== v48 ==
==> flow/design.v (excerpt) <==
module kcpsm6 (address, instruction, bram_enable, in_port, out_port, port_id, write_strobe, k_write_strobe, read_strobe, interrupt, interrupt_ack, sleep, reset, clk) ;
parameter [7:0] 	hwbuild = 8'h00 ;
parameter [11:0] 	interrupt_vector = 12'h3FF ;
parameter integer scratch_pad_memory_size = 64 ;   
output [11:0]	address ;
input	 [17:0]    	instruction ;
output		bram_enable ;
input	 [7:0]	in_port ;
output [7:0]	out_port ;
output [7:0]	port_id ;
output		write_strobe ;
output		k_write_strobe ;
output		read_strobe ;
input			interrupt ;
output		interrupt_ack ;
input			sleep ;
input			reset ;
input			clk ;
wire	[2:1]		t_state_value ;
wire	[2:1]		t_state ;
wire 			run_value ;
wire              run ;
wire  		internal_reset_value ;
wire 			internal_reset ;
wire 			sync_sleep ;
wire 			int_enable_type ;
wire 			interrupt_enable_value ;
wire			interrupt_enable ;
wire			sync_interrupt ;
wire 			active_interrupt_value ;
wire 			active_interrupt ;
wire	[2:0]		arith_logical_sel ;
wire			arith_carry_in ;
wire			arith_carry_value ;
wire			arith_carry ;
wire 	[7:0]		half_arith_logical ;
wire 	[7:0]		logical_carry_mask ;
wire 	[7:0]		carry_arith_logical ;
wire 	[7:0]		arith_logical_value ;
  ...
For scale: about 1,400 flip-flops, about 63 I/O pins, roughly 0.056 sq mm of cells after synthesis.
Settings: LEC_CHECK=0, CAP_MARGIN=5, CELL_PAD_IN_SITES_DETAIL_PLACEMENT=1, CELL_PAD_IN_SITES_GLOBAL_PLACEMENT=2, CORE_ASPECT_RATIO=1.15, CORE_MARGIN=4, CORE_UTILIZATION=40, CTS_CLUSTER_SIZE=19, GPL_TIMING_DRIVEN=0, HOLD_SLACK_MARGIN=0.03, MIN_ROUTING_LAYER=met2, PLACE_DENSITY_LB_ADDON=0.1, SETUP_SLACK_MARGIN=-0.05, SLEW_MARGIN=30, TNS_END_PERCENT=25; clock period 9.0 ns.
run.sh (not shown) runs the stock make flow with config.mk's settings and CLKGATE_MAP_FILE=.
[flow] v48 | stages: complete | final checks: fail | reason: negative setup slack
Setup changes, v48 to v10
==> flow/config.mk <==
export PLATFORM = sky130hd
export DESIGN_NAME = kcpsm6
export DESIGN_NICKNAME = kcpsm6
export VERILOG_FILES = /design/flow/design.v
export SDC_FILE = /design/flow/constraint.sdc
export NUM_CORES = 4
export LEC_CHECK = 0
export CAP_MARGIN = 20
export CORE_ASPECT_RATIO = 1.15
export CORE_MARGIN = 2
export CORE_UTILIZATION = 40
export PLACE_DENSITY_LB_ADDON = 0.1
export SLEW_MARGIN = 20
- v10 | status: complete | timing, DRC, antenna: pass
- Cell total after placement, v10 vs v48: down by a few percent
- Sort v48 and v10 by number of detailed-routing iterations run before antenna repair asc -> top: v10
- v10: global-route wire length before repair is about 16% lower than what v48 reported.
- Compare v48 and v10 | post-layout instance area lower: v10
- v10 vs. v48: net switching fraction of the power went down by 1.5 points.
- Number of non-clock buffers in v10 is 214 below v48.
## Diff of input files: v22 against v10
diff --git a/flow/config.mk b/flow/config.mk
--- a/flow/config.mk
+++ b/flow/config.mk
@@ -8,6 +8,5 @@
 export CAP_MARGIN = 20
-export CORE_ASPECT_RATIO = 1.15
 export CORE_MARGIN = 2
-export CORE_UTILIZATION = 40
-export PLACE_DENSITY_LB_ADDON = 0.1
+export CORE_UTILIZATION = 8
+export PLACE_DENSITY = 0.6
 export SLEW_MARGIN = 20
==> flow/constraint.sdc <==
create_clock -name core_clock -period 9.08 [get_ports {clk}]
set_input_delay 1.8160 -clock core_clock [delete_from_list [all_inputs] [get_ports {clk}]]
set_output_delay 1.8160 -clock core_clock [all_outputs]
set_load 0.01 [all_outputs]
Notes after the runs:
- In the metrics for v10 and v22, the one carrying the higher worst path buffer plus inverter count is v10.
- v22 against v10: pre-CTS setup slack rose 110 ps; sequential share of layout area moved down; floorplan utilization now sits lower; chip area saw an increase.
- Non-clock buffer area fraction after layout of v22 is on par with v10.
- Number of ordinary and repair buffers in the finished layout: v22 vs v10 up 20
- met4 as the highest routed metal layer was reported by v10, and met5 by v22.
- Per the comparison of v22 with v10, power density over cell area down 14%, wire length flat, final cell count without fillers up 7,424.
- Of v10 and v22, v22 shows the lower switching power, with v10 above it.
> inputs changed (v22 -> v38)
diff --git a/flow/config.mk b/flow/config.mk
--- a/flow/config.mk
+++ b/flow/config.mk
@@ -7,6 +7,8 @@
 export LEC_CHECK = 0
+export ABC_AREA = 1
 export CAP_MARGIN = 20
 export CORE_MARGIN = 2
-export CORE_UTILIZATION = 8
-export PLACE_DENSITY = 0.6
+export CORE_UTILIZATION = 72
+export CTS_CLUSTER_SIZE = 40
+export SETUP_SLACK_MARGIN = -0.19
 export SLEW_MARGIN = 20
==> flow/constraint.sdc <==
create_clock -name core_clock -period 4.66 [get_ports {clk}]
set_input_delay 0.9320 -clock core_clock [delete_from_list [all_inputs] [get_ports {clk}]]
set_output_delay 0.9320 -clock core_clock [all_outputs]
set_load 0.01 [all_outputs]
Findings:
As far as final hold violation count goes, v38 and v22 are indistinguishable; the numbers are identical. Finished, but not clean: v38, with negative setup slack. Looking at capturing element of the worst setup path, the out_port[1] result is from v38; the port_id[2] one comes from v22. From v22 to v38 the numbers moved as follows: total die size down 89%; transition at the pin with the smallest max-transition slack now larger; internal reg-to-reg setup slack moved down. Against v22, synthesized cell count in v38 rose by more than a quarter.
#### Input delta (v35 over v38)
diff --git a/flow/config.mk b/flow/config.mk
--- a/flow/config.mk
+++ b/flow/config.mk
@@ -7,8 +7,7 @@
 export LEC_CHECK = 0
-export ABC_AREA = 1
 export CAP_MARGIN = 20
 export CORE_MARGIN = 2
-export CORE_UTILIZATION = 72
-export CTS_CLUSTER_SIZE = 40
-export SETUP_SLACK_MARGIN = -0.19
+export CORE_UTILIZATION = 70
+export CTS_CLUSTER_SIZE = 22
+export PLACE_DENSITY = 0.6
 export SLEW_MARGIN = 20
==> flow/constraint.sdc <==
create_clock -name core_clock -period 4.51 [get_ports {clk}]
set_input_delay 0.9020 -clock core_clock [delete_from_list [all_inputs] [get_ports {clk}]]
set_output_delay 0.9020 -clock core_clock [all_outputs]
set_load 0.01 [all_outputs]
Findings:
Status v35: flow complete, layout not clean - negative setup slack
[compare] base=v38 new=v35: net switching share of the total power went up 0.46 points; number of well taps increased by 20 relative to the old numbers.
Compare v35 and v38 | floorplan row count lower: v38
Number of cells upsized or downsized after cts on v35 is up relative to v38.
Compared to v38, v35 has routed wire length about 8% higher.
| clock network fraction of design power | v35 vs v38 | ≈ equal |
| final design instance area without fill | v35 vs v38 | worse |
When v35 is measured against v38, its area fraction in compound gates turns out 5.6 points lower.
Relative to v38, slew at the pin with the worst max-slew slack decreased by 83 ps in v35.
| die outline width | lower: v38 |
Count of non-filler cells in the finished layout was lower in v35 than in v38.
diff inputs: v35 => v51
diff --git a/flow/config.mk b/flow/config.mk
--- a/flow/config.mk
+++ b/flow/config.mk
@@ -7,7 +7,8 @@
 export LEC_CHECK = 0
-export CAP_MARGIN = 20
+export ABC_AREA = 1
+export CAP_MARGIN = 30
 export CORE_MARGIN = 2
-export CORE_UTILIZATION = 70
-export CTS_CLUSTER_SIZE = 22
-export PLACE_DENSITY = 0.6
+export CORE_UTILIZATION = 65
+export GPL_TIMING_DRIVEN = 1
+export SETUP_SLACK_MARGIN = 1.4
 export SLEW_MARGIN = 20
==> flow/constraint.sdc <==
create_clock -name core_clock -period 5.49 [get_ports {clk}]
set_input_delay 1.0980 -clock core_clock [delete_from_list [all_inputs] [get_ports {clk}]]
set_output_delay 1.0980 -clock core_clock [all_outputs]
set_load 0.01 [all_outputs]
--- outcome ---
v51 finished all stages; the layout is clean. In v51, non-clock buffer count in the final layout is lower than in v35. Comparing die footprint for v35 and v51, the bigger number came from v51. Between v35 and v51, the routed wire length is lower for v51. Summary of v51 over v35: mux cell area share after synthesis has decreased, number of buffers inserted by hold repair at cts has remained practically unchanged.

== run 1 ==
kcpsm6 again, from the RTL that the note above started with.
==> flow/design.v (excerpt) <==
module kcpsm6 (address, instruction, bram_enable, in_port, out_port, port_id, write_strobe, k_write_strobe, read_strobe, interrupt, interrupt_ack, sleep, reset, clk) ;
parameter [7:0] 	hwbuild = 8'h00 ;
parameter [11:0] 	interrupt_vector = 12'h3FF ;
parameter integer scratch_pad_memory_size = 64 ;   
output [11:0]	address ;
input	 [17:0]    	instruction ;
output		bram_enable ;
input	 [7:0]	in_port ;
output [7:0]	out_port ;
output [7:0]	port_id ;
output		write_strobe ;
output		k_write_strobe ;
output		read_strobe ;
input			interrupt ;
output		interrupt_ack ;
input			sleep ;
input			reset ;
input			clk ;
wire	[2:1]		t_state_value ;
wire	[2:1]		t_state ;
wire 			run_value ;
wire              run ;
wire  		internal_reset_value ;
wire 			internal_reset ;
wire 			sync_sleep ;
wire 			int_enable_type ;
wire 			interrupt_enable_value ;
wire			interrupt_enable ;
wire			sync_interrupt ;
wire 			active_interrupt_value ;
wire 			active_interrupt ;
wire	[2:0]		arith_logical_sel ;
wire			arith_carry_in ;
wire			arith_carry_value ;
wire			arith_carry ;
wire 	[7:0]		half_arith_logical ;
wire 	[7:0]		logical_carry_mask ;
wire 	[7:0]		carry_arith_logical ;
wire 	[7:0]		arith_logical_value ;
wire 	[7:0]		arith_logical_result ;
wire 	[7:0]		shift_rotate_value ;
wire 	[7:0]		shift_rotate_result ;
wire			shift_in_bit ;
wire 	[7:0]		alu_result ;
wire 	[1:0]		alu_mux_sel_value ;
wire 	[1:0]		alu_mux_sel ;
wire			strobe_type ;
wire 			write_strobe_value ;
wire 			k_write_strobe_value ;
wire			read_strobe_value ;
wire			flag_enable_type ;
wire			flag_enable_value ;
wire			flag_enable ; 
wire			lower_parity ;
wire			lower_parity_sel ;
wire			carry_lower_parity ;
wire 			upper_parity ;
wire			parity ;
wire			shift_carry_value ;
wire			shift_carry ;
wire			carry_flag_value ;
wire			carry_flag ;
wire 			use_zero_flag_value ;
wire			use_zero_flag ;
wire 			drive_carry_in_zero ;
wire          	carry_in_zero ;
  ...
Settings: LEC_CHECK=0, ABC_AREA=0, CAP_MARGIN=10, CELL_PAD_IN_SITES_DETAIL_PLACEMENT=1, CELL_PAD_IN_SITES_GLOBAL_PLACEMENT=0, CORE_MARGIN=3, CORE_UTILIZATION=15, CTS_CLUSTER_DIAMETER=344, GPL_TIMING_DRIVEN=0, MAX_ROUTING_LAYER=met4, PLACE_DENSITY_LB_ADDON=0.12, SLEW_MARGIN=25, TNS_END_PERCENT=5; clock period 4.48 ns.
The flow for run 1 finished, though final verification flagged setup timing.
Modified inputs, run 2 compared to run 1
Settings: a change of SLEW_MARGIN from 25 to 20; a deleted TNS_END_PERCENT that had been 5; a deleted MAX_ROUTING_LAYER that had been met4; a deleted CELL_PAD_IN_SITES_GLOBAL_PLACEMENT that had been 0; a change of CAP_MARGIN from 10 to 30; a change of ABC_AREA from 0 to 1; a change of CORE_MARGIN from 3 to 2; a deleted CTS_CLUSTER_DIAMETER that had been 344; a deleted CELL_PAD_IN_SITES_DETAIL_PLACEMENT that had been 1; a change of the clock period (ns, I/O delays scaled along) from 4.48 to 8.43.
- Run 2 finished all stages; the layout is clean.
- In the reports for run 2 and run 1, the larger area of the mapped netlist belongs to run 1.
- input pin to primary output as the type of the setup path with the least slack was reported by run 2, and input pin to flip-flop by run 1.
- In run 2 relative to run 1, design internal power had gone down by more than a quarter.
- On run 2: floorplan die height is 5.9 µm lower than what run 1 gave.
- In run 2, the count of inserted antenna diode cells came out 8 below the value in run 1.
- Diff run 2..run 1 | sequential standard cell area | negligible
- Run 2 — largest stage delay on the critical path 0.20 ns higher, run 1 as reference
- For the HPWL after detailed placement, run 2 came in 3.5% higher than run 1 did.
- Run 2 vs. run 1: number of cells upsized or downsized after cts moved down; global routing usage on met2 went up.
What run 3 does differently from run 2 at the input level:
Settings: swapping 0.12 for 0.0 in PLACE_DENSITY_LB_ADDON; swapping 15 for 65 in CORE_UTILIZATION; putting CTS_CLUSTER_SIZE at 57 where nothing was set; swapping 0 for 1 in GPL_TIMING_DRIVEN; swapping 8.43 for 5.49 in the clock period (ns, I/O delays scaled along).
Notes after the runs:
In summary, run 3 completed successfully, with a layout that passed the timing, DRC and antenna checks. Diff run 2 -> run 3 | floorplan die width | down by more than half. Taking run 3 as 1.0, run 2 lands at 4.3 on die size. Changes observed in run 3 relative to run 2: cell count after placement went down 3788; sequential portion of the cell area went up 6.9 points; critical path data required time went down 2.35 ns; critical path depth in cells went down 1. Number of buffers between clock root and the deepest sink: run 3 vs run 2 down 1. Number of cells on the worst reg-to-reg path: run 2 and run 3 compared, lower one is run 3.
## Diff of input files: run 4 against run 3
Settings: removing GPL_TIMING_DRIVEN (formerly 1); removing ABC_AREA (formerly 1); removing CTS_CLUSTER_SIZE (formerly 57); changing CAP_MARGIN from 30 to 20; setting SETUP_SLACK_MARGIN to 1.3 for the first time; changing CORE_UTILIZATION from 65 to 72; changing the clock period (ns, I/O delays scaled along) from 5.49 to 4.46.
## What came out
Run 3 → run 4: number of rows created at floorplan shrank by 4, sequential fraction of the synthesis area shrank by 0.93 points, number of library cell types mapped by synthesis grew by 15, vertical die dimension shrank by 4.3%. Floorplan die area of run 4 falls short of that of run 3 by a little under 10%. Comparing run 4 with run 3, the area share of fa/ha/maj cells after synthesis came out essentially unchanged. Run 4: core area about 8% below run 3. Run 4 never completed, since it errored out during global routing.
For run 5, these inputs were changed with respect to run 4:
Settings: SETUP_SLACK_MARGIN now -0.43, was 1.3; PLACE_DENSITY_LB_ADDON no longer set, was 0.0; PLACE_DENSITY now 0.6, previously not set; ABC_AREA now 1, previously not set; CORE_ASPECT_RATIO now 1.42, previously not set; the clock period (ns, I/O delays scaled along) now 4.36, was 4.46.
Notes after the runs:
[run 5] flow finished | final checks: failed | reasons: setup timing. From run 4 to run 5 the numbers moved as follows: row count climbed 19%, HPWL after detailed placement dropped about 1.9%, number of unique standard cell types used by synthesis dropped 19%, sequential-to-total area share from yosys stat climbed 0.93 points. Synthesized chip area reported by yosys went down slightly going from run 4 to run 5. Compared with run 4, run 5 shows a higher area share of and/or/nand/nor cells after synthesis. When the final numbers for run 5 and run 4 were put side by side, the setup fix buffers added after clock tree synthesis turned out to be greater in run 4. Run 4 has higher number of clock buffers inserted by TritonCTS than run 5. NOTE synthesized cell count run 4->run 5 increased by more than a quarter.
No activity file was given, so power comes from the tool's default toggle rates.
